### flow/run.sh
#!/bin/bash
# the make line also repeats each setting of config.mk as NAME=value (left out here)
make -C /OpenROAD-flow-scripts/flow DESIGN_CONFIG=/design/flow/config.mk WORK_HOME=/design/flow/orfs CLKGATE_MAP_FILE= finish
### flow/config.mk
export PLATFORM = sky130hd
export DESIGN_NAME = axi_dfm_v1_0
export DESIGN_NICKNAME = axi_dfm_v1_0
export VERILOG_FILES = /design/flow/design.v
export SDC_FILE = /design/flow/constraint.sdc
export NUM_CORES = 4
export LEC_CHECK = 0
export CAP_MARGIN = 20
export CORE_MARGIN = 2
export CORE_UTILIZATION = 68
export CTS_CLUSTER_DIAMETER = 363
export HOLD_SLACK_MARGIN = -0.09
export SLEW_MARGIN = 20
### flow/constraint.sdc
create_clock -name core_clock -period 3.06 [get_ports {s_axi_aclk}]
set_input_delay 0.6120 -clock core_clock [delete_from_list [all_inputs] [get_ports {s_axi_aclk}]]
set_output_delay 0.6120 -clock core_clock [all_outputs]
set_load 0.01 [all_outputs]
### flow/design.v
module data_syn(
    input logic clk_i,
    input logic rst_n_i,
    input logic data_i,
    output logic data_o
);
logic data_a, data_b;
assign data_o = data_b;
always_ff @(posedge clk_i or negedge rst_n_i)
begin
    if (!rst_n_i) begin
        data_a <= 1'b0;
        data_b <= 1'b0;
    end else begin
        data_a <= data_i;
        data_b <= data_a;
    end
end
endmodule
module edge2en(
    input logic clk_i,
    input logic rst_n_i,
    input logic data_i,
    output logic pos_edge_o,
    output logic neg_edge_o,
    output logic any_edge_o
);
logic data_a, data_b;
assign pos_edge_o = ~data_b & data_a;
assign neg_edge_o = ~data_a & data_b;
assign any_edge_o =  data_a ^ data_b;
always_ff @(posedge clk_i or negedge rst_n_i)
begin
    if (!rst_n_i) begin
        data_a <= 1'b0;
        data_b <= 1'b0;
    end else begin
        data_a <= data_i;
        data_b <= data_a;
    end
end
endmodule
module startup #(
    parameter int W = 32
) (
    input logic clk_i,
    input logic rst_n_i,
    input logic  [4:0] gate_sync_i,
    input logic [W-1:0] gate_shift_i,
    output logic [4:0] gate_en_o
);
logic  [4:0] gate_en;
logic [W-1:0] gate_cnt;
logic        gate_next;
logic        gate_done;
assign gate_en_o = gate_en;
edge2en gate_next_en(
    .clk_i(clk_i),
    .rst_n_i(rst_n_i),
    .data_i(gate_done & (gate_en == gate_sync_i)),
    .pos_edge_o(gate_next)
);
always_ff @(posedge clk_i or negedge rst_n_i)
begin
    if (!rst_n_i) begin
        gate_en   <= 5'b00000;
        gate_cnt  <= {W{1'b0}};
        gate_done <= 1'b0;
    end else begin
        gate_en   <= gate_next ? {gate_en[3:0], (gate_sync_i != 5'b01111)} : gate_en;
        gate_cnt  <= gate_next ? {W{1'b0}} : gate_cnt + 1'b1;
        gate_done <= gate_next ? 1'b0 : (gate_cnt == gate_shift_i) ? 1'b1 : gate_done;
    end
end
endmodule
module measure #(
    parameter int W = 32
) (
    input logic clk_i,
    input logic rst_n_i,
    input logic sig_clk_i,
    input logic        gate_en_i,
    input logic [W-1:0] gate_total_i,
    output logic        reg_wr_en_o,
    output logic [2*W-1:0] reg_wr_data_o,
    output logic gate_sync_o
);
logic sig_clk_s;
logic sig_clk_p;
logic gate_sync;
logic gate_sync_n;
logic        gate_en;
logic [W-1:0] gate_cnt;
logic [W-1:0] sig_clk_cnt;
logic [W-1:0] ref_clk_cnt;
logic        reg_wr_en;
logic [2*W-1:0] reg_wr_data;
assign reg_wr_en_o   = reg_wr_en;
assign reg_wr_data_o = reg_wr_data;
assign gate_sync_o = gate_sync;
data_syn sig_clk_syn(
    .clk_i(clk_i),
    .rst_n_i(rst_n_i),
    .data_i(sig_clk_i),
    .data_o(sig_clk_s)
);
edge2en sig_clk_en(
    .clk_i(clk_i),
    .rst_n_i(rst_n_i),
    .data_i(sig_clk_s),
    .pos_edge_o(sig_clk_p)
);
edge2en gate_sync_en(
    .clk_i(clk_i),
    .rst_n_i(rst_n_i),
    .data_i(gate_sync),
    .neg_edge_o(gate_sync_n)
);
always_ff @(posedge clk_i or negedge rst_n_i)
begin
    if (!rst_n_i) begin
        gate_en  <= 1'b0;
        gate_cnt <= {W{1'b0}};
        gate_sync <= 1'b0;
        sig_clk_cnt <= {W{1'b0}};
        ref_clk_cnt <= {W{1'b0}};
        reg_wr_en   <= 1'b0;
        reg_wr_data <= {(2*W){1'b0}};
    end else begin
        if (gate_sync) begin
            gate_en  <= (gate_cnt == gate_total_i) ? 1'b0 : gate_en;
            gate_cnt <= (gate_cnt == gate_total_i) ? {W{1'b0}} : gate_cnt + 1'b1;
            gate_sync <= (sig_clk_p & ~gate_en) ? 1'b0 : gate_sync;
            sig_clk_cnt <= sig_clk_p ? sig_clk_cnt + 1'b1 : sig_clk_cnt;
            ref_clk_cnt <= ref_clk_cnt + 1'b1;
        end else begin
            gate_en  <= gate_en_i;
            gate_cnt <= {W{1'b0}};
            gate_sync <= (sig_clk_p & gate_en) ? 1'b1 : gate_sync;
            sig_clk_cnt <= reg_wr_en ? {W{1'b0}} : sig_clk_cnt;
            ref_clk_cnt <= reg_wr_en ? {W{1'b0}} : ref_clk_cnt;
        end
        reg_wr_en   <= gate_sync_n;
        reg_wr_data <= gate_sync_n ? {ref_clk_cnt, sig_clk_cnt} : reg_wr_data;
    end
end
endmodule
`timescale 1ns / 1ps
module axi_dfm_v1_0(
    input logic s_axi_aclk,
    input logic s_axi_aresetn,
    input  logic [31:0] s_axi_awaddr,
    input  logic        s_axi_awvalid,
    output logic        s_axi_awready,
    input  logic [31:0] s_axi_wdata,
    input  logic        s_axi_wvalid,
    output logic        s_axi_wready,
    output logic s_axi_bvalid,
    input  logic s_axi_bready,
    input  logic [31:0] s_axi_araddr,
    input  logic        s_axi_arvalid,
    output logic        s_axi_arready,
    output logic [31:0] s_axi_rdata,
    output logic        s_axi_rvalid,
    input  logic        s_axi_rready,
    input  logic signal_in,
    output logic signal_done
);
localparam int W = 16;
logic [4:0] gate_en;
logic [4:0] gate_sync;
logic [W-1:0] gate_shift;
logic [W-1:0] gate_total;
logic     [4:0] raw_wr_en;
logic [2*W-1:0] raw_wr_data[5];
logic           reg_wr_en;
logic [2*W-1:0] reg_wr_data;
logic [2*W-1:0] reg_rd_data;
assign s_axi_awready = s_axi_aresetn && s_axi_awvalid && (!s_axi_bvalid || s_axi_bready);
assign s_axi_wready  = s_axi_aresetn && s_axi_wvalid  && (!s_axi_bvalid || s_axi_bready);
assign s_axi_arready = s_axi_aresetn && s_axi_arvalid && (!s_axi_rvalid || s_axi_rready);
assign signal_done = reg_wr_en;
always_ff @(posedge s_axi_aclk or negedge s_axi_aresetn)
begin
    if (!s_axi_aresetn) begin
        gate_shift <= {W{1'b0}};
        gate_total <= {W{1'b0}};
        reg_rd_data <= {(2*W){1'b0}};
        s_axi_bvalid <= 1'b0;
        s_axi_rvalid <= 1'b0;
        s_axi_rdata <= 32'h0000_0000;
    end else begin
        if (s_axi_awready) begin
            case (s_axi_awaddr[7:0])
                8'h00:
                    gate_shift <= s_axi_wdata[W-1:0];
                8'h04:
                    gate_total <= s_axi_wdata[W-1:0];
                default:
                    reg_rd_data <= reg_wr_data;
            endcase
        end
        if (s_axi_arready) begin
            case (s_axi_araddr[7:0])
                8'h00:
                    s_axi_rdata <= {{(32-W){1'b0}}, gate_shift};
                8'h04:
                    s_axi_rdata <= {{(32-W){1'b0}}, gate_total};
                8'h08:
                    s_axi_rdata <= {{(32-W){1'b0}}, reg_rd_data[W-1:0]};
                8'h0C:
                    s_axi_rdata <= {{(32-W){1'b0}}, reg_rd_data[2*W-1:W]};
                default:
                    s_axi_rdata <= 32'h0000_0000;
            endcase
        end
        s_axi_bvalid <= (s_axi_bvalid & ~s_axi_bready) | s_axi_awready;
        s_axi_rvalid <= (s_axi_rvalid & ~s_axi_rready) | s_axi_arready;
    end
end
startup #(.W(W)) startup(
    .clk_i(s_axi_aclk),
    .rst_n_i(s_axi_aresetn),
    .gate_sync_i(gate_sync),
    .gate_shift_i(gate_shift),
    .gate_en_o(gate_en)
);
genvar i;
generate
    for (i = 0; i < 5; i = i + 1) begin: measure_block
        measure #(.W(W)) measure(
            .clk_i(s_axi_aclk),
            .rst_n_i(s_axi_aresetn),
            .sig_clk_i(signal_in),
            .gate_en_i(gate_en[i]),
            .gate_total_i(gate_total),
            .reg_wr_en_o(raw_wr_en[i]),
            .reg_wr_data_o(raw_wr_data[i]),
            .gate_sync_o(gate_sync[i])
        );
    end
endgenerate
always_ff @(posedge s_axi_aclk or negedge s_axi_aresetn)
begin
    if (!s_axi_aresetn) begin
        reg_wr_en   <= 1'b0;
        reg_wr_data <= {(2*W){1'b0}};
    end else begin
        reg_wr_en <= raw_wr_en[0] | raw_wr_en[1] | raw_wr_en[2] | raw_wr_en[3] | raw_wr_en[4];
        case (raw_wr_en)
            5'b00001:
                reg_wr_data <= raw_wr_data[0];
            5'b00010:
                reg_wr_data <= raw_wr_data[1];
            5'b00100:
                reg_wr_data <= raw_wr_data[2];
            5'b01000:
                reg_wr_data <= raw_wr_data[3];
            5'b10000:
                reg_wr_data <= raw_wr_data[4];
            default:
                reg_wr_data <= reg_wr_data;
        endcase
    end
end
endmodule
==> results.toml, run 1 <==
# generated from flow reports
[final_layout]
area_delta_synth_final_pct = 11.8
fin_nets = 2663
fin_cells = 3102
fin_area_um2 = 30100
utilization_pct = 77.5

[worst_setup_path]
worstSetupEndpoint = "s_axi_awready"
required_ns = 2.45
critPathKind = "in -> out"
worstPathCellList = "dlygate4sd3_1, buf_8, nand3_1, inv_1, clkdlybuf4s50_1"
path_buffers = 4
reg2reg_slack_ns = 0.56
crit_cells = 5
reg2reg_depth = 6
crit_arrival_ns = 2.30
startpoint = "s_axi_aresetn"
worstReg2RegEnd = "reg_wr_data[31]"
path_delay_family = "buffers and inverters"
end_kind = "output pin"
crit_slowest_cell = "dlygate4sd3_1"
worstReg2RegStart = "measure_block[1].measure.reg_wr_en"
cp_max_fo = 14
slowest_delay_ns = 0.56
startpoint_type = "input pin"

[final_timing]
setup_viol = 0
worst_pin_slew_ns = 0.963
layout_min_cycle_time_ns = 2.92
timing.final.crit_share_pct = 95.3
tns_ns = 0
rsz0062_at_grt = "false"
hold_violations = 0
slew_viol_final = 0
worst_slack_ns = 0.144
finClkSkew_ns = 0.0223
fmax_mhz = 343
fin_hold_ws_ns = 0.350
maxSlewHeadroom_pct = 35.8

[power_and_ir_drop]
switchingPower_mw = 6.18
powerClk_mw = 7.34
clockPowerShare_pct = 36.4
combPwrFrac_pct = 19.9
pg_comb_mw = 4.02
internal_power_mw = 14.0
top_power_group = "sequential cells"
switching_share_pct = 30.6
ir_drop_v = 0.000732
fin_total_pwr_mw = 20.2
cellLeakagePower_nw = 13.6
pwr-share-seq_pct = 43.7
powerDensity_nw_per_um2 = 670
seq-power_mw = 8.83

[worst_hold_path]
hold_depth = 0
min_from = "measure_block[2].measure.sig_clk_syn.data_b"
holdPathEnd = "measure_block[2].measure.sig_clk_en.data_a"
holdCritPathClass = "reg -> reg"

[synthesis]
yosysTopAreaCellShare_pct = 52.7
ys_sh_aoi_pct = 8.49
synth.cells.most_frequent = "568 x dfrtp_1, 201 x nand2_1, 187 x mux2_2"
syn_area_per_cell_um2 = 10.8
ys_cells = 2497
yosysTopAreaCell = "dfrtp_1"
mux_area_share_pct = 11.8
synth_area_um2 = 27000
synthAdderAreaFrac_pct = 0.975
ff_type = "dfrtp_1"
simple_gate_area_share_pct = 15.9
area_leaders = "dfrtp_1 53%, mux2_2 7.8%, xnor2_1 3.9%"
synth_cell_type_count = 70
ys_area_um2 = 27000
synthTopLogicFamily = "simple AND/OR/NAND/NOR gates"
synth_seq_share_pct = 52.7
yosysWarnings = 6
xor_area_share_pct = 6.24
ys_ff = 568
async_flop_share_pct = 100
syn_inst = 2497
synth-edff-count = 0
yosysMostFrequentCell = "dfrtp_1"

[grt]
grt_max_degree = 176
grt_pass1_wl_um = 108000
grt_usage_pct = 33.9
antenna_found_initial = 1
grt_pass1_vias = 19400
grt_overflow = 0

[clock_network]
cts_setup_buffers = 0
cts_tree = "yes"
path_clk_slew_ns = 0.06
clkLatencyLatePin_ns = 0.61
cts_made_buffers = 58
cts_buffer_depth = 3
numClockSinks = 568
root_buffer = "clkbuf_16"
ctsHtreeMaxLevel = 2

[floorplan]
dieArea_um2 = 41300
core-area_um2 = 38900
fp_util_pct = 69.3
rows = 72
die-width_um = 203
die_y_um = 203
ios = 142

[drt]
initialDrtViolationCount = 1532
drt_pass1_iterations = 6
viasPerCell = 6.32
post-route-drc-count = 0
ant_nets = 0
drt-total-wl_um = 68300
wl_per_cell_um = 22.0
dr_total_vias = 19600

[run]
maxCapViolCount = 0
warnings = 98

[placement]
pre_cts_ws_ns = 0.298
io_buffers = 61
gp_congestion = 0.924
placed_area_um2 = 28100
dpl.cell_count = 2995
dpl.hpwl_um = 48000

[outcome]
status = "complete, no violations"
layer usage:
metal	share of wire [%]	up-vias	wire length [um]	GRT usage (%)
met1	40	9876	27700	43.9
met5	0.020	-	14	0
met3	5.3	173	3620	4.40
li1	-	8954	-	-
met2	48	610	33000	55.9
met4	5.8	2	3990	19.0
timing repair:
action / CTS / global route
gates resized: 0 / 0
hold buffers: 1 / 0
hold endpoints to repair: 9 / 0
cell type report:
cell class                 count  area, um^2
clock inverter                13         223
sequential                   568       14200
tap                          518         648
clock buffer                  92        1770
inverter                      96         360
multi-input combinational   1691       11800
timing repair buffer         123        1140
fill                        2532        8770
antenna                        1        2.50
==> inputs of run 2 (changes only) <==
Settings changed: ABC_AREA set to 0, CELL_PAD_IN_SITES_DETAIL_PLACEMENT set to 0, CORE_ASPECT_RATIO set to 0.9, CORE_UTILIZATION 68 to 72, CTS_CLUSTER_DIAMETER 363 to 31, CTS_CLUSTER_SIZE set to 83, HOLD_SLACK_MARGIN -0.09 to unset, PLACE_DENSITY set to 0.78, SETUP_SLACK_MARGIN set to 0.11, TNS_END_PERCENT set to 65.
Clock period 3.06 ns to 1.97 ns, I/O delays scaled along.
==> run 2 against run 1 <==
Via count rose by 22%. Highest routed layer unchanged. Worst hold slack worse by 0.15 ns. Final cell count is 6.3% higher. Synthesized cell count unchanged. Now fails the layout checks on setup timing. Routed wire length rose by 44%. Die area decreased by 5.4%. Critical path type is now reg -> reg. Design area rose by 14%.
==> results.toml, run 2 <==
# generated from flow reports
[outcome]
status = "failed layout checks"
violations = "setup timing"

[worst_setup_path]
crit_arrival_ns = 2.81
reg2reg_slack_ns = -0.31
path_delay_family = "AND-OR/OR-AND gates"
worstPathCellList = "buf_4, xnor2_1, nand4_1, o41ai_4, buf_6, nor2_1"
reg2reg_depth = 6
crit_cells = 6
startpoint = "gate_total[8]"
cp_max_fo = 8
path_buffers = 2
worstReg2RegStart = "gate_total[8]"
end_kind = "flip-flop"
startpoint_type = "flip-flop"
worstSetupEndpoint = "measure_block[1].measure.gate_cnt[10]"
worstReg2RegEnd = "measure_block[1].measure.gate_cnt[10]"
slowest_delay_ns = 0.66
critPathKind = "reg -> reg"
crit_slowest_cell = "o41ai_4"
required_ns = 2.50

[final_timing]
layout_min_cycle_time_ns = 2.28
timing.final.crit_share_pct = 116
slew_viol_final = 0
tns_ns = -5.51
maxSlewHeadroom_pct = 45.5
hold_violations = 0
finClkSkew_ns = 0.0236
worst_pin_slew_ns = 0.816
fmax_mhz = 439
setup_viol = 39
worst_slack_ns = -0.308
rsz0062_at_grt = "true"

[placement]
io_buffers = 61
pre_cts_ws_ns = -0.465
dpl.hpwl_um = 49800
gp_congestion = 1.04
dpl.cell_count = 3065

[grt]
grt_usage_pct = 43.1
grt_pass1_wl_um = 130000
grt_overflow = 0
grt_max_degree = 118
grt_pass1_vias = 22500
antenna_found_initial = 7

[synthesis]
mux_area_share_pct = 11.8
ys_cells = 2497
yosysTopAreaCellShare_pct = 52.7
ff_type = "dfrtp_1"
yosysWarnings = 6
area_leaders = "dfrtp_1 53%, mux2_2 7.8%, xnor2_1 3.9%"
yosysTopAreaCell = "dfrtp_1"
synthTopLogicFamily = "simple AND/OR/NAND/NOR gates"
synth-edff-count = 0
synthAdderAreaFrac_pct = 0.975
simple_gate_area_share_pct = 15.9
yosysMostFrequentCell = "dfrtp_1"
ys_sh_aoi_pct = 8.49
synth.cells.most_frequent = "568 x dfrtp_1, 201 x nand2_1, 187 x mux2_2"
synth_seq_share_pct = 52.7
syn_area_per_cell_um2 = 10.8
ys_ff = 568
ys_area_um2 = 27000
syn_inst = 2497
xor_area_share_pct = 6.24
synth_area_um2 = 27000
async_flop_share_pct = 100
synth_cell_type_count = 70

[clock_network]
cts_tree = "yes"
ctsHtreeMaxLevel = 3
numClockSinks = 568
cts_made_buffers = 96
cts_buffer_depth = 3
path_clk_slew_ns = 0.06
root_buffer = "clkbuf_16"
clkLatencyLatePin_ns = 0.65

[drt]
dr_total_vias = 23900
drt_pass1_iterations = 9
post-route-drc-count = 0
viasPerCell = 7.24
initialDrtViolationCount = 3673
wl_per_cell_um = 29.8
drt-total-wl_um = 98100
ant_nets = 0

[power_and_ir_drop]
pg_comb_mw = 8.78
powerDensity_nw_per_um2 = 1180
switchingPower_mw = 12.9
ir_drop_v = 0.00106
clockPowerShare_pct = 44.3
switching_share_pct = 31.8
top_power_group = "the clock network"
pwr-share-seq_pct = 34.1
powerClk_mw = 18.0
seq-power_mw = 13.9
cellLeakagePower_nw = 15.6
combPwrFrac_pct = 21.6
internal_power_mw = 27.7

[worst_hold_path]
holdCritPathClass = "in -> reg"
hold_depth = 1
holdPathEnd = "measure_block[2].measure.sig_clk_syn.data_a"
min_from = "signal_in"

[final_layout]
fin_nets = 2855
regArea_um2 = 14300
logic_area_um2 = 13000
area_delta_synth_final_pct = 28.0
fin_cells = 3298
fillCellCount = 1214

[floorplan]
ios = 142
core-area_um2 = 37100
die-width_um = 208
fp_util_pct = 72.8
rows = 67
dieArea_um2 = 39000
die_y_um = 188

[run]
warnings = 102
maxCapViolCount = 0
-- run 2: per-stage QoR --
stage	hold WS, ns	total power, mW	utilization (%)	area, um^2
after floorplan	0.0984	17.8	-	27100
after global placement	0.335	20.4	78.7	29100
after detailed placement	0.340	20.7	78.7	29100
after CTS	0.186	38.8	89.4	33100
after global routing	0.184	41.6	93.1	34500
final	0.196	40.7	93.1	34500
-- run 2: final cells by class --
class	count	share of cell area, %
antenna	5	0.0363
clock inverter	66	2.61
clock buffer	112	7.43
sequential	568	41.3
tap	483	1.75
timing repair buffer	277	8.15
inverter	96	1.05
multi-input combinational	1691	37.7
-- run 2: repair_timing --
action / 4_1_cts / 5_1_grt
pin swaps: 23 / 54
cloned: 2 / 5
resized: 93 / 263
buffers inserted: 24 / 20
endpoints found under the setup margin: 184 / 225
endpoints found under the hold margin: 238 / 0
hold buffers: 1 / 0
-- run 2: per-layer routing --
layer  track usage, %  part of all wire [%]
met1             54.2                    32
met2             69.6                    46
met5                0                 0.028
met3             9.48                    12
met4             25.1                   9.9
==> inputs of run 3 (changes only) <==
Settings changed: ABC_AREA 0 to 1, CELL_PAD_IN_SITES_DETAIL_PLACEMENT 0 to 1, CELL_PAD_IN_SITES_GLOBAL_PLACEMENT set to 3, CORE_ASPECT_RATIO 0.9 to 1.27, CORE_UTILIZATION 72 to 17, CTS_CLUSTER_DIAMETER 31 to unset, CTS_CLUSTER_SIZE 83 to 59, GPL_TIMING_DRIVEN set to 0, PLACE_DENSITY 0.78 to unset, PLACE_DENSITY_LB_ADDON set to 0.05, SETUP_SLACK_MARGIN 0.11 to 0.89, TNS_END_PERCENT 65 to unset.
Clock period 1.97 ns to 4.61 ns, I/O delays scaled along.
==> run 3 against run 2 <==
The run now finishes clean. Sequential share of layout area decreased by 0.64 points. Synthesized area is 4.8% higher. Die area grew to 4.3 times the previous value. Design area increased by 1.3%. Synthesized cell count rose by 50%. Worst hold slack worse by 0.013 ns. Clock skew up 0.0019 ns. Critical path type is now in -> out. Largest cell class unchanged.
==> results.toml, run 3 <==
# generated from flow reports
[outcome]
status = "complete, no violations"

[power_and_ir_drop]
top_power_group = "the clock network"
switching_share_pct = 24.9
powerDensity_nw_per_um2 = 339
powerClk_mw = 6.44
cellLeakagePower_nw = 15.6
internal_power_mw = 8.91
combPwrFrac_pct = 3.3
ir_drop_v = 0.000220
clockPowerShare_pct = 54.3
seq-power_mw = 5.02
pg_comb_mw = 0.394
switchingPower_mw = 2.95
fin_total_pwr_mw = 11.9
pwr-share-seq_pct = 42.4

[floorplan]
core-area_um2 = 165000
die-width_um = 366
ios = 142
die_y_um = 463
rows = 168
dieArea_um2 = 169000
fp_util_pct = 17.1

[clock_network]
path_clk_slew_ns = 0.06
cts_made_buffers = 79
root_buffer = "clkbuf_16"
ctsHtreeMaxLevel = 3
cts_tree = "yes"
cts_hold_buf = 0
cts_buffer_depth = 3
clkLatencyLatePin_ns = 0.68
numClockSinks = 568

[final_timing]
worst_slack_ns = 1.12
worst_pin_slew_ns = 0.980
setup_viol = 0
slew_viol_final = 0
finClkSkew_ns = 0.0254
layout_min_cycle_time_ns = 3.49
timing.final.crit_share_pct = 75.8
maxSlewHeadroom_pct = 34.7
rsz0062_at_grt = "false"
fmax_mhz = 286
fin_hold_ws_ns = 0.183
hold_violations = 0

[drt]
drt-total-wl_um = 130000
post-route-drc-count = 0
wl_per_cell_um = 21.0
viasPerCell = 3.98
dr_total_vias = 24600
ant_nets = 0
drt_pass1_iterations = 4
initialDrtViolationCount = 1089

[synthesis]
yosysTopAreaCellShare_pct = 50.3
yosysWarnings = 6
synth_area_um2 = 28300
area_leaders = "dfrtp_1 50%, nand2_1 15%, inv_1 6.5%"
ys_area_um2 = 28300
synthTopLogicFamily = "simple AND/OR/NAND/NOR gates"
synth_seq_share_pct = 50.3
yosysMostFrequentCell = "nand2_1"
simple_gate_area_share_pct = 28.1
synth.cells.most_frequent = "1123 x nand2_1, 568 x dfrtp_1, 491 x inv_1"
ys_sh_aoi_pct = 9.93
mux_area_share_pct = 0.0354
ys_cells = 3734
ys_ff = 568
synthAdderAreaFrac_pct = 0.930
xor_area_share_pct = 1.80
syn_area_per_cell_um2 = 7.57
async_flop_share_pct = 100
synth_cell_type_count = 43
synth-edff-count = 0
ff_type = "dfrtp_1"
syn_inst = 3734
yosysTopAreaCell = "dfrtp_1"

[worst_setup_path]
crit_slowest_cell = "clkdlybuf4s50_1"
path_delay_family = "buffers and inverters"
reg2reg_depth = 5
worst_path_most_repeated_cell = "buf_16"
startpoint_type = "input pin"
required_ns = 3.69
path_buffers = 6
crit_cells = 8
cp_max_fo = 11
slowest_delay_ns = 0.55
crit_arrival_ns = 2.57
worstSetupEndpoint = "s_axi_arready"
critPathKind = "in -> out"
startpoint = "s_axi_aresetn"
worstPathCellList = "buf_16, buf_16, buf_16, buf_16, nand2_1, nor2_4, clkbuf_8, clkdlybuf4s50_1"
end_kind = "output pin"
reg2reg_slack_ns = 1.38
worstReg2RegStart = "measure_block[2].measure.sig_clk_en.data_a"

[grt]
grt_usage_pct = 15.4
antenna_found_initial = 3
grt_max_degree = 84
grt_overflow = 0
grt_pass1_wl_um = 192000
grt_pass1_vias = 26800

[worst_hold_path]
holdCritPathClass = "in -> async"

[run]
maxCapViolCount = 0
warnings = 90

[final_layout]
area_delta_synth_final_pct = 23.7
fin_area_um2 = 35000
fin_nets = 4040

[placement]
placed_area_um2 = 31900
io_buffers = 61
dpl.hpwl_um = 98200
gp_congestion = 0.722
pre_cts_ws_ns = -1.08
## run 3: area by class of cell
class / instances / area (um^2)
Timing Repair Buffer: 85 / 1210
Inverter: 497 / 1870
Tap cell: 2210 / 2770
Clock inverter: 26 / 299
Sequential cell: 568 / 14200
Multi-Input combinational cell: 2548 / 11600
Buffer: 136 / 668
Antenna cell: 1 / 2.50
Clock buffer: 117 / 2350
Fill cell: 19700 / 130000
## run 3: layer usage
metal	track usage (%)	wire, um
met1	18.6	56400
met2	28.1	67200
met3	1.84	3050
met4	4.63	3440
met5	0	0
## run 3: through the flow
stage,utilization [%],std cells,setup TNS (ns)
detailed placement,19.3,6028,-2.56
floorplan,-,3749,0
global placement,19.2,6020,-
finish,21.2,6188,0
global route,21.2,6188,0
CTS,21.2,6184,0
## run 3: what timing repair did
item,4_1_cts,5_1_grt
hold endpoints to repair,0,0
gates cloned,9,1
resized,9,2
endpoints found under the setup margin,13,2
setup buffers,4,2
pin swaps,2,1
==> inputs of run 4 (changes only) <==
Settings changed: ABC_AREA 1 to 0, CELL_PAD_IN_SITES_DETAIL_PLACEMENT 1 to 0, CELL_PAD_IN_SITES_GLOBAL_PLACEMENT 3 to unset, CORE_ASPECT_RATIO 1.27 to 0.63, CORE_UTILIZATION 17 to 40, CTS_CLUSTER_SIZE 59 to 83, GPL_TIMING_DRIVEN 0 to unset, HOLD_SLACK_MARGIN set to 0.29, PLACE_DENSITY_LB_ADDON 0.05 to unset, SETUP_SLACK_MARGIN 0.89 to -0.24.
Clock period 4.61 ns to 3.56 ns, I/O delays scaled along.
==> run 4 against run 3 <==
Still clean. Via count fell by 22%. Global-route usage rose by 4.6 points. Critical path depth fell by 3. Final cell count fell by 44%. Synthesized area fell by 4.6%. Clock-buffer cell count fell by 47. Sequential share of layout area rose by 6.1 points. Utilization rose by 24 points. Design area fell by 13%. Clock power fell by 6.7%. Sequential cell count did not move. Combinational power rose to 8.5 times the previous value. Critical path type unchanged. Largest power group is now sequential cells.
==> results.toml, run 4 <==
# generated from flow reports
[outcome]
status = "complete, no violations"

[worst_hold_path]
holdCritPathClass = "reg -> reg"
holdPathEnd = "measure_block[2].measure.sig_clk_syn.data_b"
hold_depth = 0
min_from = "measure_block[2].measure.sig_clk_syn.data_a"

[power_and_ir_drop]
cellLeakagePower_nw = 13.5
powerClk_mw = 6.01
switching_share_pct = 31.8
powerDensity_nw_per_um2 = 559
seq-power_mw = 7.61
pwr-share-seq_pct = 44.8
combPwrFrac_pct = 19.8
top_power_group = "sequential cells"
pg_comb_mw = 3.35
ir_drop_v = 0.000331
internal_power_mw = 11.6
clockPowerShare_pct = 35.4
switchingPower_mw = 5.40

[worst_setup_path]
worstReg2RegEnd = "reg_wr_data[27]"
required_ns = 2.85
startpoint = "s_axi_aresetn"
crit_cells = 5
path_buffers = 4
critPathKind = "in -> out"
slowest_delay_ns = 0.57
crit_slowest_cell = "dlygate4sd3_1"
cp_max_fo = 23
worstPathCellList = "dlygate4sd3_1, buf_8, nand3_1, inv_1, clkdlybuf4s50_1"
startpoint_type = "input pin"
crit_arrival_ns = 2.49
reg2reg_depth = 4
end_kind = "output pin"
path_delay_family = "buffers and inverters"
worstSetupEndpoint = "s_axi_awready"
worstReg2RegStart = "measure_block[2].measure.reg_wr_en"
reg2reg_slack_ns = 0.89

[drt]
dr_total_vias = 19100
ant_nets = 0
drt-total-wl_um = 68900
wl_per_cell_um = 20.0
viasPerCell = 5.55
drt_pass1_iterations = 5
initialDrtViolationCount = 1782
antenna_cells = 0
post-route-drc-count = 0

[run]
warnings = 94
maxCapViolCount = 0

[final_timing]
finClkSkew_ns = 0.0423
maxSlewHeadroom_pct = 28.0
worst_pin_slew_ns = 1.07
timing.final.crit_share_pct = 89.8
fmax_mhz = 313
setup_viol = 0
rsz0062_at_grt = "false"
worst_slack_ns = 0.362
tns_ns = 0
hold_violations = 0
slew_viol_final = 0
layout_min_cycle_time_ns = 3.20

[synthesis]
synthTopLogicFamily = "simple AND/OR/NAND/NOR gates"
ys_cells = 2497
mux_area_share_pct = 11.8
yosysWarnings = 6
yosysTopAreaCell = "dfrtp_1"
synth.cells.most_frequent = "568 x dfrtp_1, 201 x nand2_1, 187 x mux2_2"
area_leaders = "dfrtp_1 53%, mux2_2 7.8%, xnor2_1 3.9%"
yosysTopAreaCellShare_pct = 52.7
simple_gate_area_share_pct = 15.9
ys_sh_aoi_pct = 8.49
ys_ff = 568
synth_cell_type_count = 70
syn_area_per_cell_um2 = 10.8
ys_area_um2 = 27000
xor_area_share_pct = 6.24
synth-edff-count = 0
synth_seq_share_pct = 52.7
synth_area_um2 = 27000
syn_inst = 2497
async_flop_share_pct = 100
synthAdderAreaFrac_pct = 0.975
yosysMostFrequentCell = "dfrtp_1"
ff_type = "dfrtp_1"

[clock_network]
cts_tree = "yes"
path_clk_slew_ns = 0.07
clkLatencyLatePin_ns = 0.63
cts_made_buffers = 53
root_buffer = "clkbuf_16"
cts_buffer_depth = 3
numClockSinks = 568
ctsHtreeMaxLevel = 2

[floorplan]
rows = 75
die_y_um = 210
die-width_um = 331
ios = 142
fp_util_pct = 40.5
dieArea_um2 = 69500
core-area_um2 = 66600

[final_layout]
area_delta_synth_final_pct = 12.6
fillCellCount = 6162
fin_nets = 2649

[grt]
grt_pass1_wl_um = 108000
antenna_found_initial = 1
grt_usage_pct = 20.0
grt_pass1_vias = 18100
grt_overflow = 0
grt_max_degree = 166

[placement]
io_buffers = 61
pre_cts_ws_ns = 0.647
gp_congestion = 0.884
dpl.hpwl_um = 50100
==> run 4: timing repair <==
action	in CTS	in global routing
buffers inserted	0	0
setup endpoints to repair	0	0
gates resized	0	0
hold endpoints to repair	17	0
hold buffers	1	0
==> run 4: per-stage QoR <==
stage               utilization (%)  cells  hold slack [ns]  power (mW)  instance area (um^2)
finish                         45.6   3447            0.349        17.0                 30400
global route                   45.6   3447            0.366        17.8                 30400
CTS                            45.6   3447            0.351        17.1                 30400
detailed placement             42.8   3353            0.336        11.1                 28500
global placement               42.8   3353            0.343        10.9                 28500
floorplan                         -   2512            0.331        9.83                 27000
==> run 4: layout make-up <==
type	instances	area (um^2)	area share [%]
clock buffer	70	1500	4.94
clock inverter	23	332	1.09
inverter	96	360	1.19
multi-input combinational	1691	11800	38.8
sequential	568	14200	46.8
tap	885	1110	3.65
timing repair buffer	114	1060	3.48
==> run 4: per-layer routing <==
layer | wire length (um) | vias up | GRT usage [%]
met5 | 325 | - | 3.44
met3 | 5810 | 71 | 5.73
met2 | 26600 | 515 | 25.3
met4 | 1130 | 4 | 3.81
li1 | - | 8929 | -
met1 | 35000 | 9609 | 32.7
==> inputs of run 5 (changes only) <==
Settings changed: ABC_AREA 0 to unset, CAP_MARGIN 20 to 0, CELL_PAD_IN_SITES_DETAIL_PLACEMENT 0 to unset, CORE_ASPECT_RATIO 0.63 to unset, CORE_UTILIZATION 40 to 70, CTS_CLUSTER_DIAMETER set to 353, CTS_CLUSTER_SIZE 83 to 25, HOLD_SLACK_MARGIN 0.29 to unset, PLACE_DENSITY set to 0.6, SETUP_SLACK_MARGIN -0.24 to 0.26.
Clock period 3.56 ns to 2.05 ns, I/O delays scaled along.
==> run 5 against run 4 <==
Now fails the layout checks on setup timing. Synthesized area is the same. Utilization grew 40 points. Non-clock buffer count increased by 173. Sequential power increased by 73%. Combinational power went up to 2.8 times the previous value. Worst hold slack worse by 0.14 ns. First-iteration DRC count rose by 47%. Register-to-register slack got worse by 0.94 ns. Design area rose by 6.6%. Clock-buffer cell count fell by 43. Critical path type is now reg -> reg.
==> results.toml, run 5 <==
# generated from flow reports
[outcome]
violations = "setup timing"
status = "failed layout checks"

[floorplan]
ios = 142
dieArea_um2 = 40100
rows = 71
die_y_um = 200
core-area_um2 = 37800
die-width_um = 200
fp_util_pct = 71.4

[power_and_ir_drop]
powerDensity_nw_per_um2 = 874
top_power_group = "sequential cells"
ir_drop_v = 0.000917
powerClk_mw = 5.87
internal_power_mw = 18.4
clockPowerShare_pct = 20.7
switchingPower_mw = 9.90
pwr-share-seq_pct = 46.6
pg_comb_mw = 9.25
seq-power_mw = 13.2
switching_share_pct = 35.0
fin_total_pwr_mw = 28.3
combPwrFrac_pct = 32.7
cellLeakagePower_nw = 14.3

[clock_network]
root_buffer = "clkbuf_16"
path_clk_slew_ns = 0.10
clkLatencyLatePin_ns = 0.60
cts_buffer_depth = 3
numClockSinks = 568
cts_made_buffers = 26
cts_tree = "yes"
ctsHtreeMaxLevel = 1

[worst_setup_path]
worstSetupEndpoint = "measure_block[2].measure.gate_cnt[15]"
slowest_delay_ns = 0.66
crit_arrival_ns = 2.63
startpoint_type = "flip-flop"
worstReg2RegStart = "measure_block[2].measure.gate_cnt[6]"
end_kind = "flip-flop"
worstPathCellList = "nand4_1, nor2_1, or4b_2, a21oi_1"
critPathKind = "reg -> reg"
path_buffers = 0
cp_max_fo = 6
crit_cells = 4
reg2reg_depth = 4
crit_slowest_cell = "or4b_2"
startpoint = "measure_block[2].measure.gate_cnt[6]"
path_delay_family = "simple AND/OR/NAND/NOR gates"
worstReg2RegEnd = "measure_block[2].measure.gate_cnt[15]"
required_ns = 2.58
reg2reg_slack_ns = -0.05

[grt]
grt_overflow = 0
grt_usage_pct = 36.3
grt_pass1_vias = 20500
antenna_found_initial = 1
grt_pass1_wl_um = 115000
grt_max_degree = 153

[final_layout]
fin_cells = 3183
utilization_pct = 85.7
fin_nets = 2797
area_delta_synth_final_pct = 20.1
fillCellCount = 1826

[synthesis]
synth-edff-count = 0
syn_area_per_cell_um2 = 10.8
ys_area_um2 = 27000
syn_inst = 2497
ys_cells = 2497
yosysTopAreaCell = "dfrtp_1"
xor_area_share_pct = 6.24
synthAdderAreaFrac_pct = 0.975
yosysWarnings = 6
async_flop_share_pct = 100
ff_type = "dfrtp_1"
synth_area_um2 = 27000
ys_ff = 568
synth.cells.most_frequent = "568 x dfrtp_1, 201 x nand2_1, 187 x mux2_2"
area_leaders = "dfrtp_1 53%, mux2_2 7.8%, xnor2_1 3.9%"
synthTopLogicFamily = "simple AND/OR/NAND/NOR gates"
simple_gate_area_share_pct = 15.9
ys_sh_aoi_pct = 8.49
yosysTopAreaCellShare_pct = 52.7
synth_cell_type_count = 70
synth_seq_share_pct = 52.7
mux_area_share_pct = 11.8
yosysMostFrequentCell = "dfrtp_1"

[placement]
pre_cts_ws_ns = -0.438
io_buffers = 61
dpl.cell_count = 3047
dpl.hpwl_um = 48300
gp_congestion = 0.916

[final_timing]
fmax_mhz = 476
layout_min_cycle_time_ns = 2.10
worst_slack_ns = -0.0519
finClkSkew_ns = 0.0273
hold_violations = 0
slew_viol_final = 0
setup_viol = 8
timing.final.crit_share_pct = 103
maxSlewHeadroom_pct = 44.0
rsz0062_at_grt = "true"
worst_pin_slew_ns = 0.840

[drt]
wl_per_cell_um = 25.3
dr_wl_met3_um = 6740
met1_length_um = 30300
ant_nets = 0
viasPerCell = 6.79
routed.top_layer = "met4"
drt-total-wl_um = 80400
dr_wl_met2_um = 38800
initialDrtViolationCount = 2628
dr_total_vias = 21600
post-route-drc-count = 0
antenna_cells = 0
drt_pass1_iterations = 8

[worst_hold_path]
holdCritPathClass = "in -> async"

[run]
warnings = 101
maxCapViolCount = 0
==> run 5: area by class of cell <==
class | count | area (um^2) | area share [%]
clock buffers | 27 | 676 | 2.09
clock inverters | 1 | 8.76 | 0.0271
inverters | 96 | 368 | 1.14
multi-input cells | 1693 | 13300 | 41.2
flip-flops and latches | 568 | 14300 | 44.1
well taps | 511 | 639 | 1.97
repair buffers | 287 | 3060 | 9.46
==> run 5: what timing repair did <==
| action | CTS | global route |
|---|---|---|
| pin swaps | 48 | 92 |
| gates resized | 195 | 280 |
| endpoints found under the setup margin | 212 | 230 |
| hold buffers | 1 | 0 |
| cloned | 10 | 6 |
| endpoints found under the hold margin | 108 | 0 |
| buffers inserted | 65 | 26 |
==> run 5: per-layer routing <==
layer	global-route usage (%)	up-vias
met5	0	-
met4	13.8	0
met3	5.04	316
met2	58.8	1285
met1	50.5	10800
li1	-	9198
==> run 5: stage by stage <==
step	hold slack (ns)	setup TNS, ns	instance area, um^2
floorplan	0.114	-0.855	27200
global placement	0.198	-22.01	28800
detailed placement	0.199	-22.24	28800
CTS	0.193	0	30900
global route	0.207	-0.967	32400
finish	0.205	-0.109	32400
==> inputs of run 6 (changes only) <==
Settings changed: CAP_MARGIN 0 to 20, CTS_CLUSTER_DIAMETER 353 to 34, CTS_CLUSTER_SIZE 25 to unset, PLACE_DENSITY 0.6 to unset, SETUP_SLACK_MARGIN 0.26 to 1.09.
Clock period 2.05 ns to 3.71 ns, I/O delays scaled along.
==> run 6 against run 5 <==
The run now finishes clean. Register-to-register slack gained 1.2 ns. Critical endpoint is now s_axi_awready. Highest routed layer unchanged. First-iteration DRC count is 33% lower. Utilization decreased by 2.7 points. Largest cell class unchanged.
==> results.toml, run 6 <==
# generated from flow reports
[outcome]
status = "complete, no violations"

[worst_setup_path]
startpoint_type = "input pin"
end_kind = "output pin"
cp_max_fo = 3
startpoint = "s_axi_bready"
crit_arrival_ns = 1.83
crit_cells = 5
reg2reg_depth = 5
required_ns = 2.97
slowest_delay_ns = 0.46
crit_slowest_cell = "clkdlybuf4s50_1"
worstReg2RegStart = "measure_block[4].measure.reg_wr_en"
worstPathCellList = "clkdlybuf4s50_1, nand2b_4, nand3_4, inv_1, dlygate4sd2_1"
path_delay_family = "buffers and inverters"
reg2reg_slack_ns = 1.16
critPathKind = "in -> out"
worstReg2RegEnd = "reg_wr_data[11]"
worstSetupEndpoint = "s_axi_awready"
path_buffers = 3

[synthesis]
ys_area_um2 = 27000
synth_area_um2 = 27000
syn_inst = 2497
xor_area_share_pct = 6.24
synth_cell_type_count = 70
mux_area_share_pct = 11.8
simple_gate_area_share_pct = 15.9
synthTopLogicFamily = "simple AND/OR/NAND/NOR gates"
yosysMostFrequentCell = "dfrtp_1"
synth-edff-count = 0
ys_cells = 2497
syn_area_per_cell_um2 = 10.8
ys_ff = 568
ff_type = "dfrtp_1"
area_leaders = "dfrtp_1 53%, mux2_2 7.8%, xnor2_1 3.9%"
async_flop_share_pct = 100
synthAdderAreaFrac_pct = 0.975
synth_seq_share_pct = 52.7
ys_sh_aoi_pct = 8.49
yosysTopAreaCellShare_pct = 52.7
synth.cells.most_frequent = "568 x dfrtp_1, 201 x nand2_1, 187 x mux2_2"
yosysTopAreaCell = "dfrtp_1"
yosysWarnings = 6

[run]
maxCapViolCount = 0
warnings = 96

[grt]
grt_max_degree = 171
antenna_found_initial = 1
grt_overflow = 0
grt_usage_pct = 35.9
grt_pass1_wl_um = 113000
grt_pass1_vias = 20400

[drt]
ant_nets = 0
drt_pass1_iterations = 7
viasPerCell = 6.44
drt-total-wl_um = 70200
post-route-drc-count = 0
wl_per_cell_um = 22.3
antenna_cells = 0
dr_total_vias = 20200
initialDrtViolationCount = 1757

[power_and_ir_drop]
internal_power_mw = 13.7
seq-power_mw = 7.34
clockPowerShare_pct = 46.0
switchingPower_mw = 5.96
pwr-share-seq_pct = 37.4
cellLeakagePower_nw = 14.2
pg_comb_mw = 3.25
combPwrFrac_pct = 16.5
powerDensity_nw_per_um2 = 626
fin_total_pwr_mw = 19.6
powerClk_mw = 9.03
switching_share_pct = 30.4
top_power_group = "the clock network"
ir_drop_v = 0.000546

[placement]
dpl.hpwl_um = 47100
io_buffers = 61
gp_congestion = 0.915

[clock_network]
ctsHtreeMaxLevel = 3
numClockSinks = 568
cts_setup_buffers = 0
path_clk_slew_ns = 0.05
root_buffer = "clkbuf_16"
cts_buffer_depth = 3
cts_made_buffers = 92
clkLatencyLatePin_ns = 0.62
cts_tree = "yes"

[floorplan]
die-width_um = 200
dieArea_um2 = 40100
die_y_um = 200
core-area_um2 = 37800
ios = 142
rows = 71
fp_util_pct = 71.4

[final_timing]
setup_viol = 0
layout_min_cycle_time_ns = 2.57
rsz0062_at_grt = "false"
tns_ns = 0
finClkSkew_ns = 0.0223
hold_violations = 0
timing.final.crit_share_pct = 69.2
maxSlewHeadroom_pct = 31.7
worst_pin_slew_ns = 1.01
fmax_mhz = 389
slew_viol_final = 0

[worst_hold_path]
holdCritPathClass = "in -> async"

[final_layout]
area_delta_synth_final_pct = 16.3
fin_nets = 2683
## run 6: area by class of cell
type,count,area (um^2)
Sequential cell,568,14200
Inverter,96,360
Timing Repair Buffer,109,1010
Tap cell,511,639
Fill cell,2153,6400
Multi-Input combinational cell,1691,11800
Clock inverter,67,882
Clock buffer,103,2440
## run 6: per-stage QoR
stage               util [%]  instances  area (um^2)  hold WS [ns]  setup slack [ns]
detailed placement      74.2       2974        28000         0.340             0.687
CTS                     83.0       3144        31300         0.291              1.13
floorplan                  -       2512        27000         0.331              1.24
global route            83.0       3145        31400         0.330              1.09
finish                  83.0       3145        31400         0.269              1.14
global placement        74.2       2974        28000         0.332             0.703
## run 6: what timing repair did
item	4_1_cts	5_1_grt
resized	6	2
hold buffers	0	0
endpoints found under the setup margin	3	32
pin swaps	0	0
## run 6: per-layer routing
metal	GRT usage, %	share of wire, %
met5	0	0
met4	21.7	6.2
met3	5.99	6.1
met2	57.7	48
met1	46.1	39
==> inputs of run 7 (changes only) <==
Settings changed: CAP_MARGIN 20 to 0, CORE_UTILIZATION 70 to 72, CTS_CLUSTER_DIAMETER 34 to 42, CTS_CLUSTER_SIZE set to 31, PLACE_DENSITY set to 0.38, SETUP_SLACK_MARGIN 1.09 to unset.
Clock period 3.71 ns to 1.98 ns, I/O delays scaled along.
==> run 7 against run 6 <==
Now fails the layout checks on setup timing. Clock-buffer cell count fell by 40. Sequential share of layout area fell by 0.22 points. Die area fell by 2.7%. Sequential cell count did not move. Non-clock buffer count rose by 135. First-iteration DRC count fell by 0.17%. Critical path type is now reg -> reg. Design area rose by 0.64%. Combinational power rose by 120%. Via count rose by 4.5%. Sequential power rose by 85%. Final cell count rose by 1.1%. Clock skew rose by 0.0098 ns.
==> results.toml, run 7 <==
# generated from flow reports
[grt]
grt_overflow = 0
grt_pass1_vias = 21000
grt_pass1_wl_um = 117000
antenna_found_initial = 1
grt_usage_pct = 39.0
grt_max_degree = 183

[floorplan]
ios = 142
die-width_um = 198
dieArea_um2 = 39000
fp_util_pct = 73.3
die_y_um = 198
rows = 70
core-area_um2 = 36800

[final_timing]
tns_ns = -0.0484
worst_pin_slew_ns = 1.11
slew_viol_final = 0
worst_slack_ns = -0.0315
fmax_mhz = 497
finClkSkew_ns = 0.0321
maxSlewHeadroom_pct = 26.3
timing.final.crit_share_pct = 102
setup_viol = 3
layout_min_cycle_time_ns = 2.01
hold_violations = 0

[drt]
ant_nets = 0
initialDrtViolationCount = 1754
wl_per_cell_um = 24.0
post-route-drc-count = 0
drt-total-wl_um = 76300
viasPerCell = 6.65
drt_pass1_iterations = 8
dr_total_vias = 21200

[worst_setup_path]
crit_arrival_ns = 2.53
crit_slowest_cell = "dfrtp_1"
critPathKind = "reg -> reg"
reg2reg_slack_ns = -0.03
path_delay_family = "flip-flops"
slowest_delay_ns = 0.46
worst_path_most_repeated_cell = "buf_4"
path_buffers = 2
crit_cells = 6
worstPathCellList = "buf_4, xnor2_2, nand4_1, o41ai_4, buf_4, mux2_4"
startpoint = "gate_total[12]"
worstSetupEndpoint = "measure_block[4].measure.gate_en"
cp_max_fo = 3
worstReg2RegStart = "gate_total[12]"
end_kind = "flip-flop"
reg2reg_depth = 6
required_ns = 2.50
worstReg2RegEnd = "measure_block[4].measure.gate_en"
startpoint_type = "flip-flop"

[power_and_ir_drop]
pwr-share-seq_pct = 41.9
switching_share_pct = 32.4
ir_drop_v = 0.000836
clockPowerShare_pct = 36.7
seq-power_mw = 13.6
fin_total_pwr_mw = 32.6
powerClk_mw = 12.0
pg_comb_mw = 6.99
switchingPower_mw = 10.5
cellLeakagePower_nw = 14.3
combPwrFrac_pct = 21.4
internal_power_mw = 22.0
powerDensity_nw_per_um2 = 1030
top_power_group = "sequential cells"

[synthesis]
yosysTopAreaCellShare_pct = 52.7
yosysWarnings = 6
syn_inst = 2497
synthTopLogicFamily = "simple AND/OR/NAND/NOR gates"
xor_area_share_pct = 6.24
yosysTopAreaCell = "dfrtp_1"
area_leaders = "dfrtp_1 53%, mux2_2 7.8%, xnor2_1 3.9%"
ff_type = "dfrtp_1"
syn_area_per_cell_um2 = 10.8
synthAdderAreaFrac_pct = 0.975
synth.cells.most_frequent = "568 x dfrtp_1, 201 x nand2_1, 187 x mux2_2"
synth_cell_type_count = 70
ys_area_um2 = 27000
synth-edff-count = 0
ys_sh_aoi_pct = 8.49
synth_seq_share_pct = 52.7
yosysMostFrequentCell = "dfrtp_1"
ys_cells = 2497
ys_ff = 568
simple_gate_area_share_pct = 15.9
async_flop_share_pct = 100
mux_area_share_pct = 11.8
synth_area_um2 = 27000

[run]
warnings = 99
maxCapViolCount = 0

[clock_network]
ctsHtreeMaxLevel = 2
numClockSinks = 568
cts_buffer_depth = 3
clkLatencyLatePin_ns = 0.63
cts_tree = "yes"
root_buffer = "clkbuf_16"
path_clk_slew_ns = 0.07
cts_made_buffers = 59

[final_layout]
fin_cells = 3181
area_delta_synth_final_pct = 17.1
fillCellCount = 1829
utilization_pct = 85.8
fin_nets = 2786

[placement]
pre_cts_ws_ns = -0.500
gp_congestion = 1.00
dpl.hpwl_um = 51300
io_buffers = 61
dpl.cell_count = 3053

[worst_hold_path]
holdCritPathClass = "in -> async"

[outcome]
status = "failed layout checks"
violations = "setup timing"
-- run 7: timing repair --
action,4_1_cts,5_1_grt
pin swaps,3,9
setup buffers,1,12
gates cloned,0,1
hold buffers,1,0
endpoints found under the setup margin,73,69
gates resized,28,38
endpoints found under the hold margin,84,0
-- run 7: per-stage QoR --
stage	hold slack, ns	instance area, um^2
after floorplan	0.100	27000
after global placement	0.182	29000
after detailed placement	0.184	29000
after CTS	0.144	31300
after global routing	0.151	31600
final	0.158	31600
-- run 7: cell type report --
class,count,area [um^2],area share (%)
multi-input cells,1692,12000,38.0
flip-flops and latches,568,14200,45.1
clock buffers,63,1530,4.86
clock inverters,49,604,1.92
inverters,96,360,1.14
diodes,1,2.50,0.00793
well taps,468,586,1.86
repair buffers,244,2240,7.11
-- run 7: routing by layer --
metal / track usage (%) / wire (um)
met1: 49.6 / 28500
met3: 6.30 / 5760
met2: 64.1 / 37100
met4: 22.8 / 4910
met5: 0 / 0
==> inputs of run 8 (changes only) <==
Settings changed: CAP_MARGIN 0 to 20, CTS_CLUSTER_DIAMETER 42 to unset, CTS_CLUSTER_SIZE 31 to 25, PLACE_DENSITY 0.38 to 0.6, SETUP_SLACK_MARGIN set to 0.29.
Clock period 1.98 ns to 2.01 ns, I/O delays scaled along.
==> run 8 against run 7 <==
The flow now stops in global routing (5_1_grt). Die area unchanged. Synthesized cell count unchanged. Synthesized area unchanged.
==> results.toml, run 8 <==
# generated from flow reports
[synthesis]
ys_sh_aoi_pct = 8.49
async_flop_share_pct = 100
syn_inst = 2497
ys_cells = 2497
synthTopLogicFamily = "simple AND/OR/NAND/NOR gates"
synthAdderAreaFrac_pct = 0.975
xor_area_share_pct = 6.24
ys_area_um2 = 27000
yosysWarnings = 6
yosysTopAreaCellShare_pct = 52.7
ff_type = "dfrtp_1"
yosysTopAreaCell = "dfrtp_1"
simple_gate_area_share_pct = 15.9
area_leaders = "dfrtp_1 53%, mux2_2 7.8%, xnor2_1 3.9%"
syn_area_per_cell_um2 = 10.8
synth-edff-count = 0
synth.cells.most_frequent = "568 x dfrtp_1, 201 x nand2_1, 187 x mux2_2"
synth_seq_share_pct = 52.7
ys_ff = 568
synth_area_um2 = 27000
yosysMostFrequentCell = "dfrtp_1"
mux_area_share_pct = 11.8
synth_cell_type_count = 70

[floorplan]
die-width_um = 198
die_y_um = 198
dieArea_um2 = 39000
ios = 142
rows = 70
core-area_um2 = 36800
fp_util_pct = 73.3

[placement]
gp_congestion = 1.00
io_buffers = 61
dpl.cell_count = 3044
placed_area_um2 = 29400
dpl.hpwl_um = 50100

[outcome]
haltStage = "global routing (5_1_grt)"
status = "aborted with a tool error"

[clock_network]
cts_made_buffers = 55
cts_buffer_depth = 3
numClockSinks = 568
ctsHtreeMaxLevel = 2
root_buffer = "clkbuf_16"
## run 8: through the flow
step	hold slack [ns]	util, %	setup slack, ns	setup TNS, ns
floorplan	0.106	-	-0.117	-1.17
global placement	0.338	79.8	-0.415	-21.17
detailed placement	0.345	79.8	-0.449	-21.76
CTS	0.119	90.0	0.0910	0
## run 8: repair_timing
| action | CTS |
|---|---|
| cloned | 15 |
| gates resized | 294 |
| endpoints found under the hold margin | 119 |
| endpoints found under the setup margin | 242 |
| hold buffers | 1 |
| setup buffers | 72 |
| pin swaps | 90 |
==> inputs of run 9 (changes only) <==
Settings changed: CTS_CLUSTER_SIZE 25 to 36, HOLD_SLACK_MARGIN set to 0.29, PLACE_DENSITY 0.6 to 0.7, SETUP_SLACK_MARGIN 0.29 to unset.
Clock period 2.01 ns to 3.44 ns, I/O delays scaled along.
==> run 9 against run 8 <==
Synthesized cell count did not move. The run now finishes clean. Synthesized area unchanged. Die area unchanged.
==> results.toml, run 9 <==
# generated from flow reports
[outcome]
status = "complete, no violations"

[synthesis]
mux_area_share_pct = 11.8
simple_gate_area_share_pct = 15.9
synth_area_um2 = 27000
async_flop_share_pct = 100
ys_sh_aoi_pct = 8.49
synthAdderAreaFrac_pct = 0.975
ff_type = "dfrtp_1"
synth.cells.most_frequent = "568 x dfrtp_1, 201 x nand2_1, 187 x mux2_2"
syn_inst = 2497
ys_ff = 568
ys_cells = 2497
syn_area_per_cell_um2 = 10.8
yosysMostFrequentCell = "dfrtp_1"
area_leaders = "dfrtp_1 53%, mux2_2 7.8%, xnor2_1 3.9%"
yosysTopAreaCellShare_pct = 52.7
synthTopLogicFamily = "simple AND/OR/NAND/NOR gates"
yosysTopAreaCell = "dfrtp_1"
xor_area_share_pct = 6.24
ys_area_um2 = 27000
yosysWarnings = 6
synth-edff-count = 0
synth_seq_share_pct = 52.7
synth_cell_type_count = 70

[final_timing]
maxSlewHeadroom_pct = 28.4
finClkSkew_ns = 0.0258
tns_ns = 0
worst_slack_ns = 0.447
layout_min_cycle_time_ns = 2.99
fmax_mhz = 334
timing.final.crit_share_pct = 87.0
rsz0062_at_grt = "false"
fin_hold_ws_ns = 0.266
setup_viol = 0
hold_violations = 0
worst_pin_slew_ns = 1.06
slew_viol_final = 0

[worst_setup_path]
crit_slowest_cell = "clkdlybuf4s50_1"
worstSetupEndpoint = "s_axi_awready"
crit_arrival_ns = 2.30
cp_max_fo = 3
worstReg2RegStart = "measure_block[2].measure.reg_wr_en"
path_buffers = 3
worst_path_most_repeated_cell = "clkdlybuf4s50_1"
path_delay_family = "buffers and inverters"
startpoint_type = "input pin"
crit_cells = 5
critPathKind = "in -> out"
reg2reg_slack_ns = 0.88
worstPathCellList = "clkdlybuf4s50_1, nand2b_1, nand3_1, inv_1, clkdlybuf4s50_1"
end_kind = "output pin"
required_ns = 2.75
reg2reg_depth = 4
worstReg2RegEnd = "reg_wr_data[9]"
startpoint = "s_axi_bready"
slowest_delay_ns = 0.56

[power_and_ir_drop]
switchingPower_mw = 5.53
top_power_group = "sequential cells"
switching_share_pct = 31.3
powerClk_mw = 6.25
pwr-share-seq_pct = 44.7
pg_comb_mw = 3.49
combPwrFrac_pct = 19.8
seq-power_mw = 7.88
clockPowerShare_pct = 35.5
powerDensity_nw_per_um2 = 591
cellLeakagePower_nw = 13.5
ir_drop_v = 0.000549
internal_power_mw = 12.1

[drt]
wl_per_cell_um = 22.5
antenna_cells = 0
drt-total-wl_um = 68100
viasPerCell = 6.47
ant_nets = 0
initialDrtViolationCount = 1688
post-route-drc-count = 0
drt_pass1_iterations = 7
dr_total_vias = 19600

[placement]
io_buffers = 61
dpl.cell_count = 2930
placed_area_um2 = 27900
gp_congestion = 0.958
dpl.hpwl_um = 47900
pre_cts_ws_ns = 0.457

[clock_network]
cts_buffer_depth = 3
cts_setup_buffers = 0
clkLatencyLatePin_ns = 0.61
cts_made_buffers = 56
path_clk_slew_ns = 0.06
numClockSinks = 568
post_cts_resized = 0
cts_hold_buf = 0
ctsHtreeMaxLevel = 2
root_buffer = "clkbuf_16"
cts_tree = "yes"

[floorplan]
die-width_um = 198
die_y_um = 198
rows = 70
ios = 142
core-area_um2 = 36800
dieArea_um2 = 39000
fp_util_pct = 73.3

[grt]
antenna_found_initial = 3
grt_usage_pct = 36.1
grt_overflow = 0
use_met2_pct = 59.8
grt_max_degree = 184
use_met1_pct = 46.1
grt_pass1_wl_um = 108000
met3_usage_pct = 5.82
grt_pass1_vias = 19400
grt.busiest_layer = "met2"

[final_layout]
fin_area_um2 = 29800
fin_cells = 3033
area_delta_synth_final_pct = 10.6
fillCellCount = 2229
fin_nets = 2645

[worst_hold_path]
holdCritPathClass = "in -> async"

[run]
warnings = 96
maxCapViolCount = 0
run 9: area by class of cell:
class / count / area (um^2) / area share (%)
sequential: 568 / 14200 / 47.7
clock inverter: 25 / 274 / 0.919
inverter: 96 / 360 / 1.21
clock buffer: 78 / 1610 / 5.38
timing repair buffer: 107 / 986 / 3.31
multi-input combinational: 1691 / 11800 / 39.5
tap: 468 / 586 / 1.96
run 9: routing by layer:
layer	vias to the layer above	part of all wire, %	wire length (um)
li1	8936	-	-
met1	9829	39	26700
met2	692	49	33400
met3	175	6.2	4240
met4	6	5.4	3690
met5	-	0.059	40
run 9: through the flow:
| stage | util, % | total power [mW] |
|---|---|---|
| final | 81.1 | 17.6 |
| after global routing | 81.1 | 18.3 |
| after CTS | 81.0 | 17.6 |
| after detailed placement | 75.9 | 11.4 |
| after global placement | 75.9 | 11.2 |
| after floorplan | - | 10.2 |
==> inputs of run 10 (changes only) <==
Settings changed: ABC_AREA set to 0, CAP_MARGIN 20 to 0, CTS_CLUSTER_SIZE 36 to 44, HOLD_SLACK_MARGIN 0.29 to -0.05, PLACE_DENSITY 0.7 to 0.78.
Clock period 3.44 ns to 1.97 ns, I/O delays scaled along.
==> run 10 against run 9 <==
Now fails the layout checks on hold timing, setup timing. Sequential power increased by 74%. Routed wire length increased by 18%. Utilization up 5.5 points. Largest power group unchanged. Largest cell class unchanged. Clock-buffer cell count is 1 lower. Sequential cell count is the same. Worst setup slack got worse by 0.60 ns.
==> results.toml, run 10 <==
# generated from flow reports
[synthesis]
synthAdderAreaFrac_pct = 0.975
ys_ff = 568
xor_area_share_pct = 6.24
syn_inst = 2497
synth-edff-count = 0
ys_area_um2 = 27000
mux_area_share_pct = 11.8
simple_gate_area_share_pct = 15.9
ys_cells = 2497
synth_area_um2 = 27000
ys_sh_aoi_pct = 8.49
synth_cell_type_count = 70
ff_type = "dfrtp_1"
synthTopLogicFamily = "simple AND/OR/NAND/NOR gates"
yosysMostFrequentCell = "dfrtp_1"
yosysTopAreaCellShare_pct = 52.7
yosysWarnings = 6
yosysTopAreaCell = "dfrtp_1"
area_leaders = "dfrtp_1 53%, mux2_2 7.8%, xnor2_1 3.9%"
synth_seq_share_pct = 52.7
async_flop_share_pct = 100
synth.cells.most_frequent = "568 x dfrtp_1, 201 x nand2_1, 187 x mux2_2"
syn_area_per_cell_um2 = 10.8

[power_and_ir_drop]
pwr-share-seq_pct = 41.8
seq-power_mw = 13.7
switchingPower_mw = 10.3
powerDensity_nw_per_um2 = 1030
switching_share_pct = 31.5
cellLeakagePower_nw = 14.5
fin_total_pwr_mw = 32.8
top_power_group = "sequential cells"
ir_drop_v = 0.000895
powerClk_mw = 11.7
clockPowerShare_pct = 35.6
internal_power_mw = 22.5
combPwrFrac_pct = 22.6
pg_comb_mw = 7.43

[placement]
pre_cts_ws_ns = -0.493
gp_congestion = 0.978
dpl.cell_count = 3064
io_buffers = 61
dpl.hpwl_um = 52600
placed_area_um2 = 29200

[floorplan]
ios = 142
dieArea_um2 = 39000
die_y_um = 198
core-area_um2 = 36800
fp_util_pct = 73.3
rows = 70
die-width_um = 198

[run]
warnings = 104
maxCapViolCount = 0

[final_layout]
area_delta_synth_final_pct = 18.1
fin_nets = 2812
fin_area_um2 = 31800
fin_cells = 3204
utilization_pct = 86.6

[drt]
wl_per_cell_um = 25.1
post-route-drc-count = 0
viasPerCell = 6.77
initialDrtViolationCount = 2261
drt_pass1_iterations = 8
ant_nets = 0
dr_total_vias = 21700
drt-total-wl_um = 80500

[worst_setup_path]
worstReg2RegStart = "gate_total[6]"
startpoint_type = "flip-flop"
required_ns = 2.47
worstPathCellList = "buf_12, buf_12, xnor2_2, nand4_1, o41ai_4, buf_4, mux2_4"
worstSetupEndpoint = "measure_block[1].measure.gate_en"
worst_path_most_repeated_cell = "buf_12"
cp_max_fo = 4
path_buffers = 3
slowest_delay_ns = 0.52
reg2reg_depth = 7
end_kind = "flip-flop"
crit_arrival_ns = 2.62
startpoint = "gate_total[6]"
critPathKind = "reg -> reg"
worstReg2RegEnd = "measure_block[1].measure.gate_en"
crit_cells = 7
crit_slowest_cell = "dfrtp_2"
path_delay_family = "flip-flops"
reg2reg_slack_ns = -0.16

[clock_network]
cts_buffer_depth = 3
clkLatencyLatePin_ns = 0.62
path_clk_slew_ns = 0.06
ctsHtreeMaxLevel = 2
numClockSinks = 568
cts_made_buffers = 56
cts_tree = "yes"
root_buffer = "clkbuf_16"

[final_timing]
finClkSkew_ns = 0.0153
maxSlewHeadroom_pct = 45.4
layout_min_cycle_time_ns = 2.13
hold_violations = 140
worst_pin_slew_ns = 0.818
timing.final.crit_share_pct = 108
worst_slack_ns = -0.158
fmax_mhz = 470
tns_ns = -6.92
fin_hold_ws_ns = -0.0918
setup_viol = 79
slew_viol_final = 0
rsz0062_at_grt = "true"

[grt]
grt_max_degree = 141
grt_overflow = 0
antenna_found_initial = 2
grt_pass1_vias = 21000
grt_pass1_wl_um = 120000
grt_usage_pct = 40.3

[outcome]
violations = "hold timing, setup timing"
status = "failed layout checks"

[worst_hold_path]
holdCritPathClass = "in -> async"
## run 10: metal layers
layer,share of wire [%],vias up,track usage (%)
li1,-,9269,-
met2,48,1254,65.9
met4,7.0,2,24.3
met1,36,10800,51.5
met5,0.020,-,0
met3,8.8,345,6.04
## run 10: timing repair
item                                   in CTS  in global routing
hold buffers                                1                  0
cloned                                      1                  2
pin swaps                                   4                 17
setup buffers                               4                 25
resized                                    38                 50
setup endpoints to repair                 104                113
endpoints found under the hold margin      28                  0
## run 10: final cells by class
type | instances | area, um^2
inverter | 96 | 360
clock buffer | 77 | 1660
fill | 1822 | 4940
sequential | 568 | 14200
timing repair buffer | 273 | 2560
tap | 468 | 586
antenna | 3 | 7.51
clock inverter | 27 | 363
multi-input combinational | 1692 | 12100
Power and IR drop assume default switching activity.
